Setup of tundra:
==> flow/design.v <==
`timescale 1ns / 100ps
module Cordic(clk,rst,phase_step,xin,yin,xout,yout);
parameter IN_WIDTH	= 16; 
parameter EXTRA_BITS	= 6; 
localparam WI			= IN_WIDTH;
localparam WXY			= IN_WIDTH+EXTRA_BITS; 
localparam STG			= WXY; 
input clk;
input rst; 
input signed  [31:0]    phase_step; 
input signed  [WI-1:0]  xin,yin;
output signed [WXY-1:0] xout,yout;
wire signed [31:0] atan_table [0:31];
                 assign atan_table[00] = 32'b0010_0000_0000_0000_0000_0000_0000_0000;
						assign atan_table[01] = 32'b0001_0010_1110_0100_0000_0101_0001_1110;
						assign atan_table[02] = 32'b0000_1001_1111_1011_0011_1000_0101_1011;
						assign atan_table[03] = 32'b0000_0101_0001_0001_0001_0001_1101_0100;
						assign atan_table[04] = 32'b0000_0010_1000_1011_0000_1101_0100_0011;
						assign atan_table[05] = 32'b0000_0001_0100_0101_1101_0111_1110_0001;
						assign atan_table[06] = 32'b0000_0000_1010_0010_1111_0110_0001_1110;
						assign atan_table[07] = 32'b0000_0000_0101_0001_0111_1100_0101_0101;
						assign atan_table[08] = 32'b0000_0000_0010_1000_1011_1110_0101_0011;
						assign atan_table[09] = 32'b0000_0000_0001_0100_0101_1111_0010_1111;
						assign atan_table[10] = 32'b0000_0000_0000_1010_0010_1111_1001_1000;
						assign atan_table[11] = 32'b0000_0000_0000_0101_0001_0111_1100_1100;
						assign atan_table[12] = 32'b0000_0000_0000_0010_1000_1011_1110_0110;
						assign atan_table[13] = 32'b0000_0000_0000_0001_0100_0101_1111_0011;
						assign atan_table[14] = 32'b0000_0000_0000_0000_1010_0010_1111_1010;
						assign atan_table[15] = 32'b0000_0000_0000_0000_0101_0001_0111_1101;
						assign atan_table[16] = 32'b0000_0000_0000_0000_0010_1000_1011_1110;
						assign atan_table[17] = 32'b0000_0000_0000_0000_0001_0100_0101_1111;
						assign atan_table[18] = 32'b0000_0000_0000_0000_0000_1010_0011_0000;
						assign atan_table[19] = 32'b0000_0000_0000_0000_0000_0101_0001_1000;
						assign atan_table[20] = 32'b0000_0000_0000_0000_0000_0010_1000_1100;
						assign atan_table[21] = 32'b0000_0000_0000_0000_0000_0001_0100_0110;
						assign atan_table[22] = 32'b0000_0000_0000_0000_0000_0000_1010_0011;
						assign atan_table[23] = 32'b0000_0000_0000_0000_0000_0000_0101_0001;
						assign atan_table[24] = 32'b0000_0000_0000_0000_0000_0000_0010_1001;
						assign atan_table[25] = 32'b0000_0000_0000_0000_0000_0000_0001_0100;
						assign atan_table[26] = 32'b0000_0000_0000_0000_0000_0000_0000_1010;
						assign atan_table[27] = 32'b0000_0000_0000_0000_0000_0000_0000_0101;
						assign atan_table[28] = 32'b0000_0000_0000_0000_0000_0000_0000_0011;
						assign atan_table[29] = 32'b0000_0000_0000_0000_0000_0000_0000_0010;
						assign atan_table[30] = 32'b0000_0000_0000_0000_0000_0000_0000_0001;
						assign atan_table[31] = 32'b0000_0000_0000_0000_0000_0000_0000_0000;
reg signed [WXY-1:0] X [0:STG-1];
reg signed [WXY-1:0] Y [0:STG-1];
reg signed [31:0]    Z [0:STG-1]; 
reg [31:0] phase_acc;
wire [1:0]  quadrant = phase_acc [31:30]; 
wire signed [WI-1:0] nxin,nyin;
assign nxin = -xin;
assign nyin = -yin;
always @(posedge clk)
	begin
		case(quadrant)
			2'b00,2'b11: 
				begin  
					X[0] <= {xin[WI-1],xin}<<{EXTRA_BITS-1};
					Y[0] <= {yin[WI-1],yin}<<{EXTRA_BITS-1};
					Z[0] <= phase_acc ;
				end
			2'b01:
				begin
					X[0] <= {nyin[WI-1],nyin}<<{EXTRA_BITS-1};
					Y[0] <= {xin[WI-1],xin}<<{EXTRA_BITS-1};
					Z[0] <= {2'b00,phase_acc[29:0]}; 
				end
			2'b10:
				begin
					X[0] <= {yin[WI-1],yin}<<{EXTRA_BITS-1};
					Y[0] <= {nxin[WI-1],nxin}<<{EXTRA_BITS-1};
					Z[0] <= {2'b11,phase_acc[29:0]};
				end
			default:;
		endcase
		if(rst) phase_acc<=32'd0; else phase_acc<=phase_acc+phase_step;
	end
genvar i;
generate
	for(i=0;i<(STG-1);i=i+1)
	begin:ITERATION
	wire z_sign;
	wire signed [WXY-1:0] x_shr,y_shr;
	assign x_shr=X[i]>>>i;
	assign y_shr=Y[i]>>>i;
	assign z_sign=Z[i][31];
	always @ (posedge clk)
			begin
				X[i+1] <= z_sign?(X[i]+y_shr):(X[i]-y_shr);
				Y[i+1] <= z_sign?(Y[i]-x_shr):(Y[i]+x_shr);
				Z[i+1] <= z_sign?(Z[i]+atan_table[i]):(Z[i]-atan_table[i]);
				end
	end
endgenerate
assign xout	=	X[STG-1];
assign yout	=	Y[STG-1];
endmodule
clock: 4.8 ns
lec_check: 0
cap_margin: 35
core_aspect_ratio: 0.5
core_margin: 2
core_utilization: 72
cts_cluster_diameter: 396
cts_cluster_size: 10
setup_slack_margin: 1.41
slew_margin: 20
run.sh (not shown) runs the stock make flow with config.mk's settings and CLKGATE_MAP_FILE=.
tundra closes out successfully: all stages finished, all timing, DRC and antenna checks passed.
[inputs] willow vs tundra
==> flow/config.mk <==
export PLATFORM = sky130hd
export DESIGN_NAME = Cordic
export DESIGN_NICKNAME = Cordic
export VERILOG_FILES = /design/flow/design.v
export SDC_FILE = /design/flow/constraint.sdc
export NUM_CORES = 4
export LEC_CHECK = 0
export CAP_MARGIN = 20
export CORE_MARGIN = 2
export CORE_UTILIZATION = 70
export SLEW_MARGIN = 20
==> flow/constraint.sdc <==
create_clock -name core_clock -period 3.56 [get_ports {clk}]
set_input_delay 0.7120 -clock core_clock [delete_from_list [all_inputs] [get_ports {clk}]]
set_output_delay 0.7120 -clock core_clock [all_outputs]
set_load 0.01 [all_outputs]
To summarise willow: no stage aborted, but the layout did not pass its checks, failing on setup timing. Area growth from synthesis to layout ends up higher on tundra. Relative to tundra, the core occupancy in the finished layout of willow is lower by 3.8 points. Between willow and tundra, post-cts gate resize count is higher for tundra, willow comes in under that. In the final reports, the cell area of willow is smaller than that of tundra. willow against tundra: total wirelength of the detailed-routed design climbed about 2.3%, first-pass GRT wire length climbed about 11%.
diff inputs: willow => cedar
--- a/flow/config.mk
+++ b/flow/config.mk
@@ -9,3 +9,4 @@
 export CORE_MARGIN = 2
 export CORE_UTILIZATION = 70
+export CTS_CLUSTER_SIZE = 33
 export SLEW_MARGIN = 20
==> flow/constraint.sdc <==
create_clock -name core_clock -period 3.48 [get_ports {clk}]
set_input_delay 0.6960 -clock core_clock [delete_from_list [all_inputs] [get_ports {clk}]]
set_output_delay 0.6960 -clock core_clock [all_outputs]
set_load 0.01 [all_outputs]
==> comparison <==
willow finished every stage; the final checks, however, were not passed, the failures being setup timing. STATUS run=cedar STAGES=ALL_DONE FINAL_CHECKS=FAILED CAUSE=setup timing. Compared with willow, cedar shows a higher post-cts resize count. cedar: fraction of area in multi-input gates is 0.63 points lower than what willow reported. Max met1 global-route usage across willow and cedar: cedar. X[3][4] as the source of the critical timing path was reported by cedar, and Z[11][31] by willow.
The inputs of onyx differ from those of cedar as listed below.
--- a/flow/config.mk
+++ b/flow/config.mk
@@ -9,4 +9,3 @@
 export CORE_MARGIN = 2
 export CORE_UTILIZATION = 70
-export CTS_CLUSTER_SIZE = 33
 export SLEW_MARGIN = 20
==> flow/constraint.sdc <==
create_clock -name core_clock -period 3.21 [get_ports {clk}]
set_input_delay 0.6420 -clock core_clock [delete_from_list [all_inputs] [get_ports {clk}]]
set_output_delay 0.6420 -clock core_clock [all_outputs]
set_load 0.01 [all_outputs]
Findings:
- On count of instances resized after the clock tree is built: between cedar and onyx, it ends up lower for cedar.
- Compared with cedar, in onyx synthesized chip area reported by yosys neither gained nor lost much; number of buffers inserted to repair setup after CTS picked up an extra 306.
- onyx vs cedar: routability congestion estimate down
- In the metrics for cedar and onyx, the one carrying the lower total clock buffers created by CTS is onyx.
- Per the comparison of onyx with cedar, synthesized area per cell flat; number of rows in the core area flat; post-detailed-placement half-perimeter wirelength up 4.0%; I/O pin count flat.
- [onyx vs cedar] placed cell count: higher in onyx
- On worst-case setup slack after placement, onyx does worse than cedar.
- What ended onyx was a tool error in 5_1_grt; the run never finished.
diff inputs: onyx => amber
--- a/flow/config.mk
+++ b/flow/config.mk
@@ -8,4 +8,5 @@
 export CAP_MARGIN = 20
 export CORE_MARGIN = 2
-export CORE_UTILIZATION = 70
+export CORE_UTILIZATION = 58
+export SETUP_SLACK_MARGIN = 0.91
 export SLEW_MARGIN = 20
==> flow/constraint.sdc <==
create_clock -name core_clock -period 3.48 [get_ports {clk}]
set_input_delay 0.6960 -clock core_clock [delete_from_list [all_inputs] [get_ports {clk}]]
set_output_delay 0.6960 -clock core_clock [all_outputs]
set_load 0.01 [all_outputs]
Notes after the runs:
Final checks on amber, whose flow otherwise completed, came back failing, citing setup timing. Re clock sink count: no difference whatsoever between onyx and amber. Between onyx and amber, the post-synth tally of flip-flops with integrated enable does not differ in any meaningful way. Between onyx and amber, the count of input and output buffers does not differ in any meaningful way. Relative to onyx, horizontal die dimension has increased by 39 um in amber. Compared amber vs onyx, and effective utilization at floorplan is down in amber. The lower placeable core region of amber and onyx is in onyx. Compared with onyx, in amber half-perimeter wire length of the detailed placement result went down about 6%; chip footprint went up about 20%. Instance area at placement (amber over onyx): decrease, 5.3%.
diff inputs: amber => nickel
--- a/flow/config.mk
+++ b/flow/config.mk
@@ -8,5 +8,4 @@
 export CAP_MARGIN = 20
 export CORE_MARGIN = 2
-export CORE_UTILIZATION = 58
-export SETUP_SLACK_MARGIN = 0.91
+export CORE_UTILIZATION = 40
 export SLEW_MARGIN = 20
==> flow/constraint.sdc <==
create_clock -name core_clock -period 4.28 [get_ports {clk}]
set_input_delay 0.8560 -clock core_clock [delete_from_list [all_inputs] [get_ports {clk}]]
set_output_delay 0.8560 -clock core_clock [all_outputs]
set_load 0.01 [all_outputs]
--- outcome ---
nickel went all the way through the flow, and no timing, DRC or antenna check failed. Taking amber as the reference, in nickel cell count shrank by about 0.34%, final worst setup slack went up 0.32 ns, total negative slack now larger, global-route usage shows a reduction of 12 points. Timing endpoint of the critical path = X[4][20]: amber; timing endpoint of the critical path = X[12][20]: nickel.
